// x_corr
module x_corr #(parameter xi_bits = 12,
                parameter xq_bits = 12,
                parameter yi_bits = 12,
                parameter yq_bits = 12,
                parameter i_bits = 31,
                parameter q_bits = 31,
                parameter length = 102,
                parameter length_counter_bits = 7,
                parameter out_max_bits = 62
                )
   (input clk,
    input                              rst,
    output                             s_axis_tready,
    input [xi_bits - 1:0]              xi,
    input [xq_bits - 1:0]              xq,
    input [yi_bits - 1:0]              yi,
    input [yq_bits - 1:0]              yq,
    input                              m_axis_tvalid,
    input                              m_axis_tready,
    output [out_max_bits - 1:0]        out_max,
    output [length_counter_bits - 1:0] index,
    output                             s_axis_tvalid
    );
   wire                                s_axis_product_tvalid;
   wire                                m_axis_x_tvalid;
   wire                                m_axis_y_tvalid;
   wire                                m_axis_product_tready;
   wire signed [31 - 1:0] i;
   wire signed [31 - 1:0] q;
   assign m_axis_x_tvalid = m_axis_tvalid;
   assign m_axis_y_tvalid = m_axis_tvalid;
   assign m_axis_product_tready = s_axis_tready;
   dot_prod_pip #(.xi_bits(12),
                  .xq_bits(12),
                  .yi_bits(12),
                  .yq_bits(12),
                  .i_bits(31),
                  .q_bits(31),
                  .dot_length(100),
                  .dot_length_counter_bits(7),
                  .sum_i_bits(31),
                  .sum_q_bits(31)
                  ) dp_x_corr (.clk(clk),
                               .rst(rst),
                               .m_axis_product_tready(m_axis_product_tready),
                               .m_axis_x_tvalid(m_axis_x_tvalid),
  ...
Size in the first run: roughly 13000 cells after synthesis, ~0.12 mm^2 of cells after synthesis.
Settings: LEC_CHECK=0, CAP_MARGIN=20, CELL_PAD_IN_SITES_DETAIL_PLACEMENT=0, CORE_MARGIN=2, CORE_UTILIZATION=72, CTS_CLUSTER_DIAMETER=109, CTS_CLUSTER_SIZE=13, GPL_ROUTABILITY_DRIVEN=1, MIN_ROUTING_LAYER=met1, PLACE_DENSITY_LB_ADDON=0.04, SETUP_SLACK_MARGIN=4.67, SLEW_MARGIN=20; clock period 15.8 ns.
run.sh (not shown) runs the stock make flow with config.mk's settings and CLKGATE_MAP_FILE=.
The baseline produced a clean layout.
Rerun with:
CELL_PAD_IN_SITES_DETAIL_PLACEMENT = default   (was 0)
CTS_CLUSTER_DIAMETER = 57   (was 109)
CTS_CLUSTER_SIZE = default   (was 13)
GPL_ROUTABILITY_DRIVEN = default   (was 1)
MIN_ROUTING_LAYER = default   (was met1)
PLACE_DENSITY_LB_ADDON = default   (was 0.04)
SETUP_SLACK_MARGIN = 1.18   (was 4.67)
clock period = 6.76 ns   (was 15.8 ns; I/O delays follow)
Result: With this change the flow finished with setup timing left; non-clock buffer count went up by 1723; first-iteration DRC count went up by 65%; clock-buffer cell count went up by 34; hold slack is about the same; die area stays the same.
Rerun with:
CAP_MARGIN = 30   (was 20)
CTS_CLUSTER_SIZE = 39   (was default)
PLACE_DENSITY = 0.63   (was default)
SETUP_SLACK_MARGIN = -0.45   (was 1.18)
The new run finished but fails on setup timing.
Wire length drops by 8.9%.
Worst setup slack improves by 0.34 ns.
Total power goes down by 8.9%.
Synthesized area is unchanged.
Synthesized cell count is unchanged.
Final cell count falls by 1.1%.
Worst hold slack hardly moves.
Design area goes down by 2.8%.
Sequential cell count is unchanged.
Rerun with:
CAP_MARGIN = 20   (was 30)
CORE_UTILIZATION = 55   (was 72)
CTS_CLUSTER_DIAMETER = default   (was 57)
CTS_CLUSTER_SIZE = 100   (was 39)
PLACE_DENSITY = default   (was 0.63)
SETUP_SLACK_MARGIN = default   (was -0.45)
clock period = 5.67 ns   (was 6.76 ns; I/O delays follow)
The new run finished with setup timing left. Worst setup slack is worse by 0.96 ns. Die area is higher by 31%. Power grows by 25%. Combinational power climbs by 24%. Synthesized area does not change. Sequential share of layout area drops by 0.24 points. Worst hold slack loses 0.0076 ns. Design area rose by 2.4%. Wire length goes down by 5.3%.

Starting RTL as in the previous note.
Settings: LEC_CHECK=0, CAP_MARGIN=20, CELL_PAD_IN_SITES_DETAIL_PLACEMENT=2, CELL_PAD_IN_SITES_GLOBAL_PLACEMENT=1, CORE_ASPECT_RATIO=0.55, CORE_MARGIN=2, CORE_UTILIZATION=40, GPL_ROUTABILITY_DRIVEN=1, MAX_ROUTING_LAYER=met4, MIN_ROUTING_LAYER=met2, SLEW_MARGIN=20; clock period 7.8 ns.
The first run died in 5_1_grt on ODB-0269.
==> next run, changes <==
--- a/flow/config.mk
+++ b/flow/config.mk
@@ -9,9 +9,10 @@
 export CELL_PAD_IN_SITES_DETAIL_PLACEMENT = 2
-export CELL_PAD_IN_SITES_GLOBAL_PLACEMENT = 1
-export CORE_ASPECT_RATIO = 0.55
+export CELL_PAD_IN_SITES_GLOBAL_PLACEMENT = 2
+export CORE_ASPECT_RATIO = 1.24
 export CORE_MARGIN = 2
-export CORE_UTILIZATION = 40
+export CORE_UTILIZATION = 38
 export GPL_ROUTABILITY_DRIVEN = 1
-export MAX_ROUTING_LAYER = met4
+export HOLD_SLACK_MARGIN = 0.06
+export MAX_ROUTING_LAYER = met5
 export MIN_ROUTING_LAYER = met2
-export SLEW_MARGIN = 20
+export SLEW_MARGIN = 0
After rerunning:
- The changed run completed and failed the layout checks on negative setup slack
- synthesized area does not change
- synthesized cell count stays the same
- die area rises by 5.2%
==> next run, changes <==
==> flow/config.mk (replaced) <==
export PLATFORM = sky130hd
export DESIGN_NAME = x_corr
export DESIGN_NICKNAME = x_corr
export VERILOG_FILES = /design/flow/design.v
export SDC_FILE = /design/flow/constraint.sdc
export NUM_CORES = 4
export LEC_CHECK = 0
export ABC_AREA = 1
export CAP_MARGIN = 20
export CORE_MARGIN = 2
export CORE_UTILIZATION = 72
export CTS_CLUSTER_DIAMETER = 398
export CTS_CLUSTER_SIZE = 99
export SLEW_MARGIN = 20
==> flow/constraint.sdc (replaced) <==
create_clock -name core_clock -period 2.02 [get_ports {clk}]
set_input_delay 0.4040 -clock core_clock [delete_from_list [all_inputs] [get_ports {clk}]]
set_output_delay 0.4040 -clock core_clock [all_outputs]
set_load 0.01 [all_outputs]
Now the flow ended with an error in 5_1_grt on GRT-0232.
Area after synthesis climbs by 9.1%.
Die area drops by about 40%.
Synthesized cell count climbs by about 30%.
==> next run, changes <==
--- a/flow/config.mk
+++ b/flow/config.mk
@@ -7,3 +7,2 @@
 export LEC_CHECK = 0
-export ABC_AREA = 1
 export CAP_MARGIN = 20
@@ -11,4 +10,4 @@
 export CORE_UTILIZATION = 72
-export CTS_CLUSTER_DIAMETER = 398
-export CTS_CLUSTER_SIZE = 99
+export PLACE_DENSITY_LB_ADDON = 0.2
+export SETUP_SLACK_MARGIN = -0.38
 export SLEW_MARGIN = 20
==> flow/constraint.sdc (replaced) <==
create_clock -name core_clock -period 5.2 [get_ports {clk}]
set_input_delay 1.0400 -clock core_clock [delete_from_list [all_inputs] [get_ports {clk}]]
set_output_delay 1.0400 -clock core_clock [all_outputs]
set_load 0.01 [all_outputs]
The changed run ended with an error in 5_1_grt (GRT-0116).
Synthesized area goes down by a little under a tenth.
Synthesized cell count drops by a quarter to a third.
Die area falls by a little under a tenth.
==> next run, changes <==
--- a/flow/config.mk
+++ b/flow/config.mk
@@ -11,3 +11,3 @@
 export PLACE_DENSITY_LB_ADDON = 0.2
-export SETUP_SLACK_MARGIN = -0.38
+export SETUP_SLACK_MARGIN = 1.57
 export SLEW_MARGIN = 20
==> flow/constraint.sdc (replaced) <==
create_clock -name core_clock -period 8.11 [get_ports {clk}]
set_input_delay 1.6220 -clock core_clock [delete_from_list [all_inputs] [get_ports {clk}]]
set_output_delay 1.6220 -clock core_clock [all_outputs]
set_load 0.01 [all_outputs]
Effect: With this change the flow completed with no timing, DRC or antenna violations. Die area is unchanged. Synthesized cell count is unchanged. Area after synthesis is unchanged.
Power figures rest on the tool's default switching activity, not on a simulated workload.
